== job 4215 ==
## my_chip
module my_chip (
    input logic [11:0] io_in,  
    output logic [11:0] io_out,  
    input logic clock,
    input logic reset  
);
    logic [7:0] data_in;
    logic enter, sw;
    logic rst;
    logic [1:0] operation;
    logic [4:0] data_out;
    logic finish, error;
    logic [3:0] index;
    Synchronizer sync1(.async(io_in[0]), .clock(clock), .sync(data_in[0]));
    Synchronizer sync2(.async(io_in[1]), .clock(clock), .sync(data_in[1]));
    Synchronizer sync3(.async(io_in[2]), .clock(clock), .sync(data_in[2]));
    Synchronizer sync4(.async(io_in[3]), .clock(clock), .sync(data_in[3]));
    Synchronizer sync5(.async(io_in[4]), .clock(clock), .sync(data_in[4]));
    Synchronizer sync6(.async(io_in[5]), .clock(clock), .sync(data_in[5]));
    Synchronizer sync7(.async(io_in[6]), .clock(clock), .sync(data_in[6]));
    Synchronizer sync8(.async(io_in[7]), .clock(clock), .sync(data_in[7]));
    Synchronizer sync9(.async(io_in[8]), .clock(clock), .sync(enter));
    Synchronizer sync10(.async(io_in[9]), .clock(clock), .sync(sw));
    Synchronizer sync11(.async(io_in[10]), .clock(clock), .sync(operation[0]));
    Synchronizer sync12(.async(io_in[11]), .clock(clock), .sync(operation[1]));
    Synchronizer sync13(.async(reset), .clock(clock), .sync(rst));
    assign io_out[4:0] = data_out[4:0];
    assign io_out[5] = finish;
    assign io_out[6] = error;
    assign io_out[10:7] = index[3:0];
    assign io_out[11] = 1'b0;
    Matrix_Calculator matrix_calculator(.data_in(data_in),
                                        .enter(enter),
                                        .sw(sw),
  ...
Size in the first run: about 3100 cells after synthesis, about 510 flip-flops, about 26 I/O pins.
Settings: LEC_CHECK=0, CAP_MARGIN=40, CELL_PAD_IN_SITES_DETAIL_PLACEMENT=1, CELL_PAD_IN_SITES_GLOBAL_PLACEMENT=3, CORE_MARGIN=7, CORE_UTILIZATION=40, CTS_CLUSTER_DIAMETER=111, GPL_TIMING_DRIVEN=0, MAX_ROUTING_LAYER=met5, MIN_ROUTING_LAYER=met1, SLEW_MARGIN=20, TNS_END_PERCENT=45; clock period 4.49 ns.
run.sh (not shown) runs the stock make flow with config.mk's settings and CLKGATE_MAP_FILE=.
Job 4215 ran to completion and came out clean on the timing, design-rule and antenna checks.
Input-level comparison between job 625 and job 4215:
# job 4215
export LEC_CHECK = 0
export CAP_MARGIN = 40
export CELL_PAD_IN_SITES_DETAIL_PLACEMENT = 1
export CELL_PAD_IN_SITES_GLOBAL_PLACEMENT = 3
export CORE_MARGIN = 7
export CORE_UTILIZATION = 40
export CTS_CLUSTER_DIAMETER = 111
export GPL_TIMING_DRIVEN = 0
export MAX_ROUTING_LAYER = met5
export MIN_ROUTING_LAYER = met1
export SLEW_MARGIN = 20
export TNS_END_PERCENT = 45
create_clock -name core_clock -period 4.49 [get_ports {clock}]
# job 625
export LEC_CHECK = 0
export CAP_MARGIN = 40
export CELL_PAD_IN_SITES_DETAIL_PLACEMENT = 1
export CORE_MARGIN = 7
export CORE_UTILIZATION = 40
export CTS_CLUSTER_DIAMETER = 111
export GPL_TIMING_DRIVEN = 0
export MAX_ROUTING_LAYER = met4
export MIN_ROUTING_LAYER = met1
export SLEW_MARGIN = 20
export TNS_END_PERCENT = 45
create_clock -name core_clock -period 4.49 [get_ports {clock}]
### Flow results
From the logs: job 625 reached the end of the flow and failed the layout checks with setup timing.
As of job 625, per-cell via count in the routed design had risen slightly compared to job 4215.
Job 625 ended with more final clock period utilization by the worst path than job 4215.
Summary — arrival time reported for the critical path endpoint, job 625 relative to job 4215: higher, by 90 ps.
Sequential power: job 625 vs job 4215, no meaningful difference


== run 1 ==
my_chip again, from the RTL that the note above started with.
export LEC_CHECK = 0
export ABC_AREA = 1
export CAP_MARGIN = 20
export CORE_MARGIN = 2
export CORE_UTILIZATION = 72
export CTS_CLUSTER_DIAMETER = 203
export CTS_CLUSTER_SIZE = 14
export GPL_ROUTABILITY_DRIVEN = 0
export PLACE_DENSITY_LB_ADDON = 0.02
export SETUP_SLACK_MARGIN = 0.52
export SLEW_MARGIN = 20
create_clock -name core_clock -period 3.81 [get_ports {clock}]
### run 1 -> run 2
==> flow/config.mk <==
export PLATFORM = sky130hd
export DESIGN_NAME = my_chip
export DESIGN_NICKNAME = my_chip
export VERILOG_FILES = /design/flow/design.v
export SDC_FILE = /design/flow/constraint.sdc
export NUM_CORES = 4
export LEC_CHECK = 0
export CAP_MARGIN = 20
export CORE_MARGIN = 2
export CORE_UTILIZATION = 72
export PLACE_DENSITY = 0.42
export SLEW_MARGIN = 20
==> flow/constraint.sdc <==
create_clock -name core_clock -period 6.15 [get_ports {clock}]
set_input_delay 1.2300 -clock core_clock [delete_from_list [all_inputs] [get_ports {clock}]]
set_output_delay 1.2300 -clock core_clock [all_outputs]
set_load 0.01 [all_outputs]
Findings:
Re relative area change from synthesis to final layout: run 1 and run 2 aren't equal, and the lower value belongs to run 2.
Run 2 gives less yosys stat chip area than run 1 did.
Re worst setup slack after placement: run 2 is 1.22 ns up on run 1.
Run 2 vs run 1, instance count: run 2 lower
In the flow results for run 1 and run 2, the first-iteration DRC count is smaller on run 2.
Relative to run 2, the following input files were edited for run 3:
==> flow/config.mk <==
export PLATFORM = sky130hd
export DESIGN_NAME = my_chip
export DESIGN_NICKNAME = my_chip
export VERILOG_FILES = /design/flow/design.v
export SDC_FILE = /design/flow/constraint.sdc
export NUM_CORES = 4
export LEC_CHECK = 0
export ABC_AREA = 1
export CAP_MARGIN = 20
export CORE_MARGIN = 2
export CORE_UTILIZATION = 72
export CTS_CLUSTER_DIAMETER = 319
export PLACE_DENSITY_LB_ADDON = 0.06
export SETUP_SLACK_MARGIN = 0.58
export SLEW_MARGIN = 20
==> flow/constraint.sdc <==
create_clock -name core_clock -period 3.91 [get_ports {clock}]
set_input_delay 0.7820 -clock core_clock [delete_from_list [all_inputs] [get_ports {clock}]]
set_output_delay 0.7820 -clock core_clock [all_outputs]
set_load 0.01 [all_outputs]
- When run 3 is measured against run 2, its endpoint required time on the critical path turns out 0.51 ns lower.
- ~same insertion delay at the late pin of the worst-skew pair in run 3 and run 2
- Run 2 → run 3: logic area climbed 6.6%, critical path depth +9, synthesized cell count rose about 20%, relative max-transition margin rose by 0.56 points.
Relative to run 3, the following input files were edited for run 4:
-- flow/config.mk --
<<< run 3, line 9
export CAP_MARGIN = 20
export CORE_MARGIN = 2
export CORE_UTILIZATION = 72
export CTS_CLUSTER_DIAMETER = 319
export PLACE_DENSITY_LB_ADDON = 0.06
export SETUP_SLACK_MARGIN = 0.58
export SLEW_MARGIN = 20
>>> run 4, line 9
export CAP_MARGIN = 20
export CORE_MARGIN = 2
export CORE_UTILIZATION = 71
export PLACE_DENSITY_LB_ADDON = 0.12
export SETUP_SLACK_MARGIN = 0.65
export SLEW_MARGIN = 20
==> flow/constraint.sdc <==
create_clock -name core_clock -period 5.86 [get_ports {clock}]
set_input_delay 1.1720 -clock core_clock [delete_from_list [all_inputs] [get_ports {clock}]]
set_output_delay 1.1720 -clock core_clock [all_outputs]
set_load 0.01 [all_outputs]
[summary]
- Every stage of the flow completed for run 4, and the final layout passed the timing, design-rule and antenna checks.
- Compared to run 3, the routing of run 4 uses less wire.
- Peak fanout along the critical path: run 4 higher than run 3
- Least setup slack across all paths after layout on run 4 is up relative to run 3.
- Compared with run 3, run 4 shows relative contribution of combinational cells to total power lower by 0.3 points.
- Higher sequential group share of total power was reported by run 4, not run 3.
- From run 3 to run 4 the numbers moved as follows: via count of the first global-routing pass went down; starting DRC count in detailed routing went down 59; final cell count decreased 1.1%.
- On share of total power in the clock network, the lower figure sits with run 4, not run 3.
- fa_1 as the cell with the biggest individual delay on the critical path was reported by run 3, and dfxtp_1 by run 4.
- From run 3 to run 4 the numbers moved as follows: last weighted congestion value of the routability-driven placer fell by 0.035; placement-stage worst setup slack increased by 1.44 ns relative to the old numbers.
Modified inputs, run 5 compared to run 4
-- flow/config.mk --
<<< run 4, line 10
export CORE_MARGIN = 2
export CORE_UTILIZATION = 71
export PLACE_DENSITY_LB_ADDON = 0.12
export SETUP_SLACK_MARGIN = 0.65
>>> run 5, line 10
export CORE_MARGIN = 2
export CORE_UTILIZATION = 71
export CTS_CLUSTER_SIZE = 14
export PLACE_DENSITY_LB_ADDON = 0.12
export SETUP_SLACK_MARGIN = 0.65
==> flow/constraint.sdc <==
create_clock -name core_clock -period 3.98 [get_ports {clock}]
set_input_delay 0.7960 -clock core_clock [delete_from_list [all_inputs] [get_ports {clock}]]
set_output_delay 0.7960 -clock core_clock [all_outputs]
set_load 0.01 [all_outputs]
## What came out
matrix_calculator.index_counter.Q[4] as the launch point of the critical path was reported by run 4, and matrix_calculator.mul_logic.fsm.cur_state[10] by run 5. Compared with run 4, in run 5 final critical-path share of the clock period grew by 7.9 points; smallest setup slack after layout shrank by 0.67 ns; via density per instance grew by 1.6%; number of antenna violations at the first check in global routing grew by 1; slew at the pin closest to its max-slew limit shrank by 0.028 ns. Run 5: number of buffers and inverters on the critical path higher than run 4. The lower switching power as a share of total power came out of run 4.
No activity file was given, so power comes from the tool's default toggle rates.
